==> 11-02: inputs <==
## mult16_top
module mult16_top (
  input         clk,
  input  [15:0] a,
  input  [15:0] b,
  output [31:0] p
);
  reg  [15:0] a_r, b_r;
  reg  [31:0] p_r;
  wire [31:0] o;
  multiplier_16bit u_mul (.a(a_r), .b(b_r), .o(o));
  always @(posedge clk) begin
    a_r <= a;
    b_r <= b;
    p_r <= o;
  end
  assign p = p_r;
endmodule
clock: 15.0 ns
lec_check: 0
abc_area: 1
cap_margin: 5
core_margin: 2
core_utilization: 58
cts_cluster_diameter: 328
cts_cluster_size: 98
place_density_lb_addon: 0.3
slew_margin: 20
tns_end_percent: 85
run.sh (not shown) runs the stock make flow with config.mk's settings and CLKGATE_MAP_FILE=.
==> inputs of 01-28, as changes to 11-02 <==
- ABC_AREA: 1 -> default
- CAP_MARGIN: 5 -> 40
- CELL_PAD_IN_SITES_DETAIL_PLACEMENT: default -> 2
- CELL_PAD_IN_SITES_GLOBAL_PLACEMENT: default -> 3
- CORE_ASPECT_RATIO: default -> 0.72
- CORE_MARGIN: 2 -> 8
- CORE_UTILIZATION: 58 -> 30
- CTS_CLUSTER_DIAMETER: 328 -> default
- CTS_CLUSTER_SIZE: 98 -> default
- GPL_ROUTABILITY_DRIVEN: default -> 0
- MAX_ROUTING_LAYER: default -> met4
- MIN_ROUTING_LAYER: default -> met2
- PLACE_DENSITY_LB_ADDON: 0.3 -> 0.04
- SETUP_SLACK_MARGIN: default -> 4.21
- SLEW_MARGIN: 20 -> 0
- TNS_END_PERCENT: 85 -> 35
==> flow_summary.yaml <==
# yosys + openroad results
sta:
  timing.slew.headroom_pct: 52.5
critical_path:
  cp.buffers_inverters: 4
  critical_path.slowest_cell: "fa_2"
global_routing:
  top_usage_layer: "met3"
  use_met1_pct: 0
  gr-usage-all-layers_pct: 16.8
synthesis:
  simple_gate_area_share_pct: 13.9
run_status:
  outcome: "no timing/DRC/antenna violations"
layout:
  n_all_buffers: 72
# the run above: 01-28

==> flow_summary.yaml <==
# yosys + openroad results
run_status:
  outcome: "no timing/DRC/antenna violations"
global_routing:
  use_met1_pct: 21.1
  top_usage_layer: "met2"
  gr-usage-all-layers_pct: 18.5
critical_path:
  timing.critical_path.required_ns: 15.22
  critical_path.slowest_cell: "dfxtp_1"
route:
  wirelength_met1_mm: 4.63
sta:
  timing.slew.headroom_pct: 56.1
synthesis:
  area_leaders: "fa_1 56%, dfxtp_1 16%, nand2_1 12%, buf_6 6.6%, inv_1 5.1%"
  simple_gate_area_share_pct: 12.0
layout:
  n_all_buffers: 64
# the run above: 11-02


========
==> wip/umber: inputs <==
mult16_top again, from the RTL that the note above started with.
==> flow/config.mk <==
export PLATFORM = sky130hd
export DESIGN_NAME = mult16_top
export DESIGN_NICKNAME = mult16_top
export VERILOG_FILES = /design/flow/design.v
export SDC_FILE = /design/flow/constraint.sdc
export NUM_CORES = 4
export LEC_CHECK = 0
export ABC_AREA = 1
export CAP_MARGIN = 20
export CORE_MARGIN = 2
export CORE_UTILIZATION = 72
export CTS_CLUSTER_DIAMETER = 370
export CTS_CLUSTER_SIZE = 98
export SETUP_SLACK_MARGIN = -0.77
export SLEW_MARGIN = 20
export TNS_END_PERCENT = 40
==> flow/constraint.sdc <==
create_clock -name core_clock -period 7.94 [get_ports {clk}]
set_input_delay 1.5880 -clock core_clock [delete_from_list [all_inputs] [get_ports {clk}]]
set_output_delay 1.5880 -clock core_clock [all_outputs]
set_load 0.01 [all_outputs]
==> wip/amber: changes against wip/umber <==
Settings changed: ABC_AREA 1 to default, CTS_CLUSTER_DIAMETER 370 to default, CTS_CLUSTER_SIZE 98 to default, PLACE_DENSITY from default to 0.67, SETUP_SLACK_MARGIN -0.77 to default, TNS_END_PERCENT 40 to default.
==> flow/constraint.sdc (replaced) <==
create_clock -name core_clock -period 12.1 [get_ports {clk}]
set_input_delay 2.4200 -clock core_clock [delete_from_list [all_inputs] [get_ports {clk}]]
set_output_delay 2.4200 -clock core_clock [all_outputs]
set_load 0.01 [all_outputs]
==> wip/fjord: changes against wip/umber <==
Settings changed: ABC_AREA 1 to default, CORE_UTILIZATION 72 to 70, CTS_CLUSTER_DIAMETER 370 to default, CTS_CLUSTER_SIZE 98 to default, SETUP_SLACK_MARGIN -0.77 to default, TNS_END_PERCENT 40 to default.
==> flow/constraint.sdc (replaced) <==
create_clock -name core_clock -period 3.75 [get_ports {clk}]
set_input_delay 0.7500 -clock core_clock [delete_from_list [all_inputs] [get_ports {clk}]]
set_output_delay 0.7500 -clock core_clock [all_outputs]
set_load 0.01 [all_outputs]
==> flow_summary.yaml <==
# implementation run metrics
timing:
  finalWorstSetupSlack_ns: -0.4184
  number_of_setup_violations_in_the_final_report: 3
status:
  violatedChecks: "setup timing"
  run_status: "failed layout checks"
-- figures above: wip/amber

==> flow_summary.yaml <==
# implementation run metrics
status:
  run_status: "failed layout checks"
  violatedChecks: "setup timing"
timing:
  finalWorstSetupSlack_ns: -8.765
  number_of_setup_violations_in_the_final_report: 26
-- figures above: wip/fjord

==> flow_summary.yaml <==
# implementation run metrics
timing:
  number_of_setup_violations_in_the_final_report: 15
  finalWorstSetupSlack_ns: -4.534
status:
  violatedChecks: "setup timing"
  run_status: "failed layout checks"
-- figures above: wip/umber


========
==> inputs of run a <==
Starting RTL as in the previous note.
==> flow/config.mk <==
export PLATFORM = sky130hd
export DESIGN_NAME = mult16_top
export DESIGN_NICKNAME = mult16_top
export VERILOG_FILES = /design/flow/design.v
export SDC_FILE = /design/flow/constraint.sdc
export NUM_CORES = 4
export LEC_CHECK = 0
export CAP_MARGIN = 20
export CORE_ASPECT_RATIO = 0.66
export CORE_MARGIN = 2
export CORE_UTILIZATION = 60
export CTS_CLUSTER_DIAMETER = 273
export GPL_ROUTABILITY_DRIVEN = 1
export GPL_TIMING_DRIVEN = 0
export MAX_ROUTING_LAYER = met5
export MIN_ROUTING_LAYER = met1
export PLACE_DENSITY = 0.42
export SETUP_SLACK_MARGIN = 4.74
export SLEW_MARGIN = 40
==> flow/constraint.sdc <==
create_clock -name core_clock -period 23.6 [get_ports {clk}]
set_input_delay 4.7200 -clock core_clock [delete_from_list [all_inputs] [get_ports {clk}]]
set_output_delay 4.7200 -clock core_clock [all_outputs]
set_load 0.01 [all_outputs]
==> run b: changes against run a <==
- CORE_ASPECT_RATIO: 0.66 -> unset
- CORE_UTILIZATION: 60 -> 72
- CTS_CLUSTER_DIAMETER: 273 -> 96
- GPL_ROUTABILITY_DRIVEN: 1 -> unset
- GPL_TIMING_DRIVEN: 0 -> unset
- MAX_ROUTING_LAYER: met5 -> unset
- MIN_ROUTING_LAYER: met1 -> unset
- PLACE_DENSITY: 0.42 -> unset
- PLACE_DENSITY_LB_ADDON: unset -> 0.06
- SETUP_SLACK_MARGIN: 4.74 -> unset
- SLEW_MARGIN: 40 -> 20
==> flow/constraint.sdc (replaced) <==
create_clock -name core_clock -period 12.2 [get_ports {clk}]
set_input_delay 2.4400 -clock core_clock [delete_from_list [all_inputs] [get_ports {clk}]]
set_output_delay 2.4400 -clock core_clock [all_outputs]
set_load 0.01 [all_outputs]
==> run c: changes against run a <==
- ABC_AREA: unset -> 1
- CORE_ASPECT_RATIO: 0.66 -> unset
- CORE_UTILIZATION: 60 -> 72
- CTS_CLUSTER_DIAMETER: 273 -> unset
- GPL_ROUTABILITY_DRIVEN: 1 -> unset
- GPL_TIMING_DRIVEN: 0 -> unset
- MAX_ROUTING_LAYER: met5 -> unset
- MIN_ROUTING_LAYER: met1 -> unset
- PLACE_DENSITY: 0.42 -> 0.35
- SETUP_SLACK_MARGIN: 4.74 -> unset
- SLEW_MARGIN: 40 -> 20
==> flow/constraint.sdc (replaced) <==
create_clock -name core_clock -period 9.39 [get_ports {clk}]
set_input_delay 1.8780 -clock core_clock [delete_from_list [all_inputs] [get_ports {clk}]]
set_output_delay 1.8780 -clock core_clock [all_outputs]
set_load 0.01 [all_outputs]
==> comparison <==
Against run c, the fmax of run b is smaller by about 0.35%.
Run b reached the layout checks and failed them: setup timing. Run a finished with timing, DRC and antenna clean. Run c reached the layout checks and failed them: setup timing.
Hold slack, highest first: run b, run a, run c.
Utilization: run a < run c < run b.
In run b the clock skew is lower than in run c, by 0.0037 ns.
First-iteration DRC count: run a > run b > run c.
Of run b and run a, run a has the higher non-clock buffer count (gap 19).
Against run a, the register-to-register slack of run c is worse by 13 ns.
==> figures <==
quantity                                                                              run b                  run a                     run c
Run status                                                         finished with violations  no timing/DRC/antenna violations  finished with violations
Violated checks                                                                setup timing                      -              setup timing
Total vias in the final route                                                         4,647                  4,600                     4,863
Hold Path Depth                                                                           2                      1                         2
Final standard cell count with taps included and fillers excluded                       871                    927                       939
RSZ-0062 raised after global routing                                                    yes                     no                       yes
Count of buffer and inverter cells on the critical path                                   4                      5                         5
Slowest-stage cell, CP                                                sky130_fd_sc_hd__fa_2  sky130_fd_sc_hd__fa_1     sky130_fd_sc_hd__fa_2
Total number of nets in the final design                                              1,003                  1,022                     1,067
Met3 capacity usage during global routing                                             6.11%                  4.13%                     4.33%
Violation count after the first detailed-routing iteration                              142                    173                       123
Fill count                                                                              598                    929                       660
Overall die area                                                                 11,500 µm²             13,800 µm²                12,000 µm²
Overall die width                                                                    107 µm                 144 µm                    110 µm
Placed cell count                                                                       854                    913                       923
Resized Gates After CTS                                                                  11                      0                        21

========
==> violet <==
Starting RTL as in the previous note.
clock: 11.4 ns
lec_check: 0
cap_margin: 0
core_margin: 2
core_utilization: 72
cts_cluster_diameter: 103
place_density: 0.39
setup_slack_margin: 1.69
slew_margin: 20
==> inputs of ember, as changes to violet <==
CAP_MARGIN = 20   (was 0)
CORE_UTILIZATION = 40   (was 72)
CTS_CLUSTER_DIAMETER = not set   (was 103)
PLACE_DENSITY = not set   (was 0.39)
SETUP_SLACK_MARGIN = 4.25   (was 1.69)
==> flow/constraint.sdc (replaced) <==
create_clock -name core_clock -period 14.2 [get_ports {clk}]
set_input_delay 2.8400 -clock core_clock [delete_from_list [all_inputs] [get_ports {clk}]]
set_output_delay 2.8400 -clock core_clock [all_outputs]
set_load 0.01 [all_outputs]
==> results <==
| item | ember | violet |
|---|---|---|
| Run status | finished clean | finished with violations |
| Layout check failures | - | setup timing |
| Tcrit/Tclk final | 88.2% | 109% |
| Site Rows | 50 | 37 |
| Die footprint | 0.0204 mm² | 0.0115 mm² |
| Total met2 wirelength after detailed routing | 6500 µm | 7160 µm |
| Drt via density | 4.61 | 5.33 |
| Placer's final routability congestion estimate | 0.757 | 0.770 |
| Count of placed standard cells including taps | 955 | 861 |
| Post-route cell area | 0.00879 mm² | 0.00869 mm² |
| Average routed wire per standard cell | 12.2 µm | 14.2 µm |
| Combinational cell area excluding buffers and inverters | 0.00587 mm² | 0.00588 mm² |

========
==> v16 <==
Starting RTL as in the previous note.
Settings: LEC_CHECK=0, CAP_MARGIN=20, CORE_MARGIN=2, CORE_UTILIZATION=70, PLACE_DENSITY=0.35, SETUP_SLACK_MARGIN=1.11, SLEW_MARGIN=20; clock period 3.75 ns.
==> v15 (differences from v16) <==
- ABC_AREA: unset -> 1
- CORE_UTILIZATION: 70 -> 72
- PLACE_DENSITY: 0.35 -> unset
- PLACE_DENSITY_LB_ADDON: unset -> 0.14
- SETUP_SLACK_MARGIN: 1.11 -> unset
==> flow/constraint.sdc (replaced) <==
create_clock -name core_clock -period 9.75 [get_ports {clk}]
set_input_delay 1.9500 -clock core_clock [delete_from_list [all_inputs] [get_ports {clk}]]
set_output_delay 1.9500 -clock core_clock [all_outputs]
set_load 0.01 [all_outputs]
==> v13 (differences from v16) <==
- CORE_UTILIZATION: 70 -> 40
- PLACE_DENSITY: 0.35 -> unset
- SETUP_SLACK_MARGIN: 1.11 -> unset
==> flow/constraint.sdc (replaced) <==
create_clock -name core_clock -period 15.0 [get_ports {clk}]
set_input_delay 3.0000 -clock core_clock [delete_from_list [all_inputs] [get_ports {clk}]]
set_output_delay 3.0000 -clock core_clock [all_outputs]
set_load 0.01 [all_outputs]
==> results <==
v15 reached the layout checks and failed them: setup timing. v13 finished clean. v16 completed and failed the layout checks on setup timing.
Of v16 and v15, v15 has the higher sequential share of layout area (gap 0.32 points).
Of v16 and v13, v13 has the higher cell count (gap about 7%, measured against v13).
Between v15 and v13, the lower worst setup slack is in v15 (gap 3.7 ns).
Register-to-register slack, highest first: v13, v15, v16.
Via count, highest first: v15, v16, v13.
In v13 the synthesized area is lower than in v15, by 3.9%.
The highest maximum frequency belongs to v15, the lowest to v13.
==> figures <==
Total number of warnings across the stage logs: v16 31; v13 26; v15 29
Total number of vias: v16 4,820; v13 4,445; v15 4,876
Status: v16 finished with violations; v13 no timing/DRC/antenna violations; v15 finished with violations
Layout check failures: v16 setup timing; v13 -; v15 setup timing
Met2 track utilization from global routing: v16 46.8%; v13 23.5%; v15 50.0%
Non-clock buffers, area share: v16 11.7%; v13 7.47%; v15 11.1%
Startpoint of the lowest-slack register-to-register path: v16 a_r[14]$_DFF_P_; v13 a_r[13]$_DFF_P_; v15 b_r[1]$_DFF_P_
Placer congestion estimate: v16 0.790; v13 0.752; v15 0.787
Global routing usage summed across all routing layers: v16 24.7%; v13 13.1%; v15 26.4%
Number of cells in the design after placement: v16 886; v13 955; v15 920
Adder-cell share of the synthesized area: v16 60.8%; v13 60.8%; v15 58.4%
Buffers, non-clock: v16 118; v13 64; v15 111
Simple-gate share of the synthesized area: v16 13.9%; v13 13.9%; v15 12.0%
Worst path slowest cell: v16 sky130_fd_sc_hd__fa_2; v13 sky130_fd_sc_hd__dfxtp_1; v15 sky130_fd_sc_hd__fa_2
Pre-antenna DRT Iters: v16 7; v13 4; v15 5
Clk pin slew, worst setup/hold paths: v16 0.08 ns; v13 0.06 ns; v15 0.08 ns
Worst Slack Setup Final: v16 -8.76 ns; v13 0.940 ns; v15 -2.74 ns
Worst slew pin tran: v16 0.442 ns; v13 0.628 ns; v15 0.674 ns
Area after detailed placement: v16 0.00858 sq mm; v13 0.00827 sq mm; v15 0.00857 sq mm

========
==> inputs of v37 <==
Starting RTL as in the previous note.
clock: 15.0 ns
lec_check: 0
abc_area: 1
cap_margin: 5
core_aspect_ratio: 0.5
core_margin: 2
core_utilization: 58
cts_cluster_diameter: 328
cts_cluster_size: 98
place_density: 0.42
slew_margin: 20
tns_end_percent: 5
==> v25: changes against v37 <==
ABC_AREA = unset   (was 1)
CAP_MARGIN = 40   (was 5)
CELL_PAD_IN_SITES_DETAIL_PLACEMENT = 2   (was unset)
CELL_PAD_IN_SITES_GLOBAL_PLACEMENT = 1   (was unset)
CORE_ASPECT_RATIO = 0.72   (was 0.5)
CORE_UTILIZATION = 30   (was 58)
CTS_CLUSTER_DIAMETER = unset   (was 328)
CTS_CLUSTER_SIZE = unset   (was 98)
MAX_ROUTING_LAYER = met5   (was unset)
MIN_ROUTING_LAYER = met2   (was unset)
PLACE_DENSITY = unset   (was 0.42)
PLACE_DENSITY_LB_ADDON = 0.26   (was unset)
SETUP_SLACK_MARGIN = 4.21   (was unset)
TNS_END_PERCENT = 35   (was 5)
==> v4: changes against v37 <==
ABC_AREA = unset   (was 1)
CAP_MARGIN = 20   (was 5)
CORE_ASPECT_RATIO = unset   (was 0.5)
CORE_UTILIZATION = 50   (was 58)
CTS_CLUSTER_DIAMETER = unset   (was 328)
CTS_CLUSTER_SIZE = unset   (was 98)
MAX_ROUTING_LAYER = met4   (was unset)
PLACE_DENSITY = unset   (was 0.42)
PLACE_DENSITY_LB_ADDON = 0.26   (was unset)
TNS_END_PERCENT = unset   (was 5)
==> summary of the runs <==
- In v37 the register-to-register slack is lower than in v25, by 1.3 ns.
- In v4 the utilization is higher than in v25, by 21 points.
- In v25 the wire length is larger than in v37, by 43%.
- First-iteration DRC count, lowest first: v4, v37, v25.
- Against v4, the critical path depth of v37 is higher by 1.
